==> inputs of run a <==
==> flow/design.v (excerpt) <==
module mac_unit(input clk,en,clr,
                input [15:0]a,b,
                output [39:0]c);
clock: 11.3 ns
lec_check: 0
abc_area: 1
cap_margin: 5
cell_pad_in_sites_detail_placement: 0
cell_pad_in_sites_global_placement: 0
core_margin: 2
core_utilization: 72
cts_cluster_diameter: 103
cts_cluster_size: 34
gpl_routability_driven: 0
max_routing_layer: met4
place_density_lb_addon: 0.01
setup_slack_margin: -1.06
slew_margin: 30
run.sh (not shown) runs the stock make flow with config.mk's settings and CLKGATE_MAP_FILE=.
==> inputs of run b, as changes to run a <==
==> flow/config.mk (replaced) <==
export PLATFORM = sky130hd
export DESIGN_NAME = mac_unit
export DESIGN_NICKNAME = mac_unit
export VERILOG_FILES = /design/flow/design.v
export SDC_FILE = /design/flow/constraint.sdc
export NUM_CORES = 4
export LEC_CHECK = 0
export ABC_AREA = 1
export CAP_MARGIN = 5
export CELL_PAD_IN_SITES_DETAIL_PLACEMENT = 0
export CELL_PAD_IN_SITES_GLOBAL_PLACEMENT = 1
export CORE_MARGIN = 2
export CORE_UTILIZATION = 72
export CTS_CLUSTER_SIZE = 99
export GPL_ROUTABILITY_DRIVEN = 0
export MAX_ROUTING_LAYER = met4
export PLACE_DENSITY = 0.35
export SETUP_SLACK_MARGIN = 2.05
export SLEW_MARGIN = 20
==> flow/constraint.sdc (replaced) <==
create_clock -name core_clock -period 6.93 [get_ports {clk}]
set_input_delay 1.3860 -clock core_clock [delete_from_list [all_inputs] [get_ports {clk}]]
set_output_delay 1.3860 -clock core_clock [all_outputs]
set_load 0.01 [all_outputs]
==> inputs of run c, as changes to run a <==
==> flow/config.mk (replaced) <==
export PLATFORM = sky130hd
export DESIGN_NAME = mac_unit
export DESIGN_NICKNAME = mac_unit
export VERILOG_FILES = /design/flow/design.v
export SDC_FILE = /design/flow/constraint.sdc
export NUM_CORES = 4
export LEC_CHECK = 0
export CAP_MARGIN = 20
export CORE_MARGIN = 2
export CORE_UTILIZATION = 40
export SLEW_MARGIN = 20
==> flow/constraint.sdc (replaced) <==
create_clock -name core_clock -period 13.5 [get_ports {clk}]
set_input_delay 2.7000 -clock core_clock [delete_from_list [all_inputs] [get_ports {clk}]]
set_output_delay 2.7000 -clock core_clock [all_outputs]
set_load 0.01 [all_outputs]
==> impl_metrics.json <==
{
  "status": "aborted with a tool error",
  "stop_stage": "global placement without I/O",
  "error": "[ERROR GPL-0301] Utilization 107.235 % exceeds 100%.",
  "aoi_share_pct": 2.385,
  "syn_area_mm2": 0.01721,
  "dieArea_mm2": 0.02515,
  "ys_sh_xor_pct": 2.291,
  "ys_seq_share_pct": 19.55,
  "ys_cells": 2257,
  "top_cells_by_area": "fa_1 (23%), dfxtp_1 (20%), ha_1 (19%)",
  "fa_ha_area_share_pct": 41.77,
  "yosys_area_mm2": 0.01721,
  "syn_inst": 2257,
  "synth.distinct_cells": 34
}
That was run b.
==> impl_metrics.json <==
{
  "finalWorstSetupSlack_ns": -2.101,
  "fa_ha_area_share_pct": 41.77,
  "setup_viol": 19,
  "syn_inst": 2257,
  "yosys_area_mm2": 0.01721,
  "synth.distinct_cells": 34,
  "ys_seq_share_pct": 19.55,
  "so_faults": "negative setup slack",
  "aoi_share_pct": 2.385,
  "syn_area_mm2": 0.01721,
  "status": "failed layout checks"
}
That was run a.
==> impl_metrics.json <==
{
  "status": "no timing/DRC/antenna violations",
  "fa_ha_area_share_pct": 46.08,
  "top_cells_by_area": "fa_1 (25%), dfxtp_1 (22%), ha_1 (21%)",
  "ys_sh_xor_pct": 3.370,
  "cts_sinks": 168,
  "dieArea_mm2": 0.04058,
  "ys_seq_share_pct": 21.57,
  "nClkBuffers": 17,
  "period_used_pct": 99.10,
  "end_kind": "flop",
  "syn_area_mm2": 0.01559,
  "ys_cells": 1571,
  "yosys_area_mm2": 0.01559,
  "syn_inst": 1571,
  "startpoint_type": "flop",
  "synth.distinct_cells": 56
}
That was run c.

---

==> v37 <==
mac_unit again, from the RTL that the note above started with.
clock: 8.48 ns
lec_check: 0
cap_margin: 0
cell_pad_in_sites_global_placement: 1
core_margin: 2
core_utilization: 55
cts_cluster_diameter: 216
cts_cluster_size: 87
max_routing_layer: met5
min_routing_layer: met2
setup_slack_margin: 1.52
slew_margin: 20
tns_end_percent: 80
==> inputs of v7, as changes to v37 <==
==> flow/config.mk (replaced) <==
export PLATFORM = sky130hd
export DESIGN_NAME = mac_unit
export DESIGN_NICKNAME = mac_unit
export VERILOG_FILES = /design/flow/design.v
export SDC_FILE = /design/flow/constraint.sdc
export NUM_CORES = 4
export LEC_CHECK = 0
export CAP_MARGIN = 5
export CORE_ASPECT_RATIO = 1.05
export CORE_MARGIN = 2
export CORE_UTILIZATION = 44
export SLEW_MARGIN = 30
==> flow/constraint.sdc (replaced) <==
create_clock -name core_clock -period 13.5 [get_ports {clk}]
set_input_delay 2.7000 -clock core_clock [delete_from_list [all_inputs] [get_ports {clk}]]
set_output_delay 2.7000 -clock core_clock [all_outputs]
set_load 0.01 [all_outputs]
==> inputs of v8, as changes to v37 <==
==> flow/config.mk (replaced) <==
export PLATFORM = sky130hd
export DESIGN_NAME = mac_unit
export DESIGN_NICKNAME = mac_unit
export VERILOG_FILES = /design/flow/design.v
export SDC_FILE = /design/flow/constraint.sdc
export NUM_CORES = 4
export LEC_CHECK = 0
export CAP_MARGIN = 5
export CORE_MARGIN = 2
export CORE_UTILIZATION = 65
export CTS_CLUSTER_DIAMETER = 29
export CTS_CLUSTER_SIZE = 86
export SETUP_SLACK_MARGIN = 1.23
export SLEW_MARGIN = 20
==> flow/constraint.sdc (replaced) <==
create_clock -name core_clock -period 9.96 [get_ports {clk}]
set_input_delay 1.9920 -clock core_clock [delete_from_list [all_inputs] [get_ports {clk}]]
set_output_delay 1.9920 -clock core_clock [all_outputs]
set_load 0.01 [all_outputs]
==> results_slide.txt <==
Run Summary

Outcome
  • Outcome: failed layout checks
  • Violated layout checks: negative setup slack

Route
  • Inserted Diodes: 0

Final timing
  • Final WS setup: -3.19 ns
  • Fin crit period: 13.15 ns
  • Final tally of setup violations: 23

Finish
  • Buffers excl. clock: 197
[end of results for v8]
==> results_slide.txt <==
Run Summary

Route
  • Highest metal used: met4
  • Inserted Diodes: 0

Final timing
  • Final tally of setup violations: 0
  • Final WS setup: 0.333 ns

Finish
  • Buffers excl. clock: 124

Clock tree
  • Num CTS Buffers: 17

Setup path
  • Startpoint Class: flip-flop

Outcome
  • Outcome: no timing/DRC/antenna violations
[end of results for v7]
==> results_slide.txt <==
Run Summary

Final timing
  • Fin crit period: 13.02 ns
  • Final tally of setup violations: 27
  • Final WS setup: -4.54 ns

Finish
  • Area growth, synth to finish: 22.7%
  • Buffers excl. clock: 201

Route
  • Inserted Diodes: 1

Yosys
  • Synth top cells by count: 313 x inv_1, 264 x ha_1, 244 x and2_1

Outcome
  • Outcome: failed layout checks
  • Violated layout checks: negative setup slack
[end of results for v37]

---

==> exp/pepper <==
mac_unit again, from the RTL that the note above started with.
==> flow/config.mk <==
export PLATFORM = sky130hd
export DESIGN_NAME = mac_unit
export DESIGN_NICKNAME = mac_unit
export VERILOG_FILES = /design/flow/design.v
export SDC_FILE = /design/flow/constraint.sdc
export NUM_CORES = 4
export LEC_CHECK = 0
export ABC_AREA = 1
export CAP_MARGIN = 20
export CELL_PAD_IN_SITES_DETAIL_PLACEMENT = 2
export CELL_PAD_IN_SITES_GLOBAL_PLACEMENT = 3
export CORE_MARGIN = 6
export CORE_UTILIZATION = 17
export CTS_CLUSTER_SIZE = 41
export GPL_ROUTABILITY_DRIVEN = 0
export GPL_TIMING_DRIVEN = 1
export HOLD_SLACK_MARGIN = 0.23
export PLACE_DENSITY_LB_ADDON = 0.16
export SLEW_MARGIN = 35
==> flow/constraint.sdc <==
create_clock -name core_clock -period 13.5 [get_ports {clk}]
set_input_delay 2.7000 -clock core_clock [delete_from_list [all_inputs] [get_ports {clk}]]
set_output_delay 2.7000 -clock core_clock [all_outputs]
set_load 0.01 [all_outputs]
==> inputs of exp/maple, as changes to exp/pepper <==
ABC_AREA = unset   (was 1)
CAP_MARGIN = 35   (was 20)
CELL_PAD_IN_SITES_DETAIL_PLACEMENT = unset   (was 2)
CELL_PAD_IN_SITES_GLOBAL_PLACEMENT = unset   (was 3)
CORE_ASPECT_RATIO = 0.93   (was unset)
CORE_MARGIN = 8   (was 6)
CORE_UTILIZATION = 61   (was 17)
CTS_CLUSTER_DIAMETER = 310   (was unset)
CTS_CLUSTER_SIZE = 98   (was 41)
GPL_ROUTABILITY_DRIVEN = unset   (was 0)
GPL_TIMING_DRIVEN = unset   (was 1)
HOLD_SLACK_MARGIN = unset   (was 0.23)
PLACE_DENSITY = 0.41   (was unset)
PLACE_DENSITY_LB_ADDON = unset   (was 0.16)
SLEW_MARGIN = 20   (was 35)
TNS_END_PERCENT = 5   (was unset)
==> results <==
|  | exp/pepper | exp/maple |
|---|---|---|
| Cell count after synthesis | 2257 | 1571 |
| Post-Place Cells | 3631 | 1960 |
| Pre-CTS worst setup slack | -0.851 ns | -0.386 ns |
| Net Count, Synth | 2750 | 2064 |
| Die width | 330 um | 182 um |
| Total global routing track utilization | 11.6% | 22.2% |
| Clock-cell share | 2.91% | 3.31% |
| Number of warning messages in the logs | 28 | 29 |
| Sum of met3 wire segment lengths after detailed routing | 1020 um | 1120 um |
| Outcome | failed layout checks | no timing/DRC/antenna violations |
| Violated checks | negative setup slack | - |
| Count of non-filler cells in the finished layout | 3666 | 1991 |
| Average size of a mapped cell | 7.62 um^2 | 9.93 um^2 |
| Final nets | 2848 | 2153 |
| Detail Route met2 WL | 31700 um | 14600 um |

---

==> run K <==
Starting RTL as in the previous note.
// mac_unit
module mac_unit(input clk,en,clr,
                input [15:0]a,b,
                output [39:0]c);
wire [31:0]temp1;
mul_16x16 m1(clk,a,b,temp1);
accumulator a1(clk,en,clr,temp1,c);
endmodule
export LEC_CHECK = 0
export ABC_AREA = 1
export CAP_MARGIN = 25
export CELL_PAD_IN_SITES_DETAIL_PLACEMENT = 0
export CELL_PAD_IN_SITES_GLOBAL_PLACEMENT = 1
export CORE_MARGIN = 4
export CORE_UTILIZATION = 70
export CTS_CLUSTER_SIZE = 34
export GPL_ROUTABILITY_DRIVEN = 0
export MAX_ROUTING_LAYER = met4
export PLACE_DENSITY = 0.63
export SETUP_SLACK_MARGIN = -0.46
export SLEW_MARGIN = 20
create_clock -name core_clock -period 7.58 [get_ports {clk}]
==> run B (differences from run K) <==
Settings changed: ABC_AREA 1 to unset, CAP_MARGIN 25 to 20, CELL_PAD_IN_SITES_DETAIL_PLACEMENT 0 to unset, CORE_MARGIN 4 to 2, CORE_UTILIZATION 70 to 40, CTS_CLUSTER_SIZE 34 to unset, GPL_ROUTABILITY_DRIVEN 0 to unset, HOLD_SLACK_MARGIN set to 0.23, MAX_ROUTING_LAYER met4 to unset, PLACE_DENSITY 0.63 to unset, PLACE_DENSITY_LB_ADDON set to 0.16, SETUP_SLACK_MARGIN -0.46 to unset.
==> flow/constraint.sdc (replaced) <==
create_clock -name core_clock -period 13.5 [get_ports {clk}]
set_input_delay 2.7000 -clock core_clock [delete_from_list [all_inputs] [get_ports {clk}]]
set_output_delay 2.7000 -clock core_clock [all_outputs]
set_load 0.01 [all_outputs]
==> run M (differences from run K) <==
Settings changed: ABC_AREA 1 to unset, CAP_MARGIN 25 to 20, CELL_PAD_IN_SITES_DETAIL_PLACEMENT 0 to unset, CELL_PAD_IN_SITES_GLOBAL_PLACEMENT 1 to unset, CORE_MARGIN 4 to 2, CORE_UTILIZATION 70 to 13, CTS_CLUSTER_SIZE 34 to unset, GPL_ROUTABILITY_DRIVEN 0 to unset, MAX_ROUTING_LAYER met4 to unset, PLACE_DENSITY 0.63 to unset, SETUP_SLACK_MARGIN -0.46 to unset.
==> flow/constraint.sdc (replaced) <==
create_clock -name core_clock -period 19.7 [get_ports {clk}]
set_input_delay 3.9400 -clock core_clock [delete_from_list [all_inputs] [get_ports {clk}]]
set_output_delay 3.9400 -clock core_clock [all_outputs]
set_load 0.01 [all_outputs]
==> run X (differences from run K) <==
Settings changed: ABC_AREA 1 to 0, CORE_MARGIN 4 to 7, CORE_UTILIZATION 70 to 47, CTS_CLUSTER_DIAMETER set to 98, GPL_TIMING_DRIVEN set to 0, PLACE_DENSITY 0.63 to unset, PLACE_DENSITY_LB_ADDON set to 0.05, TNS_END_PERCENT set to 5.
==> run summary <==
flow finished, numbers: status=complete, no violations, # Cells Yosys=1571, register share after synthesis=21.6%, Synth cell types=56, top area contributor share=24.9%
That was run B.
==> run summary <==
flow finished, numbers: status=complete, no violations, Pre-Place Util=13.1%, GR peak layer=met2, Hold Path Origin=m1.m2.mu2.clk_b[2], top area contributor share=24.9%, register share after synthesis=21.6%, total CTS buffers=17, Commonest cells post-synth=inv_1 (313), ha_1 (264), and2_1 (244), # Cells Yosys=1571
That was run M.
==> run summary <==
flow finished, numbers: setup ws final=-5930 ps, Layout Check Fails=setup timing, status=failed layout checks, Setup-failing EPs final=30
That was run X.
==> run summary <==
yosys + openroad results -> yosys warns=5, Synth cell types=34, register share after synthesis=19.5%, Fail Step=3_1_place_gp_skip_io, Cells after Synth=2257, top area contributor share=22.6%, First Err=[ERROR GPL-0301] Utilization 103.344 % exceeds 100%., status=stopped before the end
That was run K.
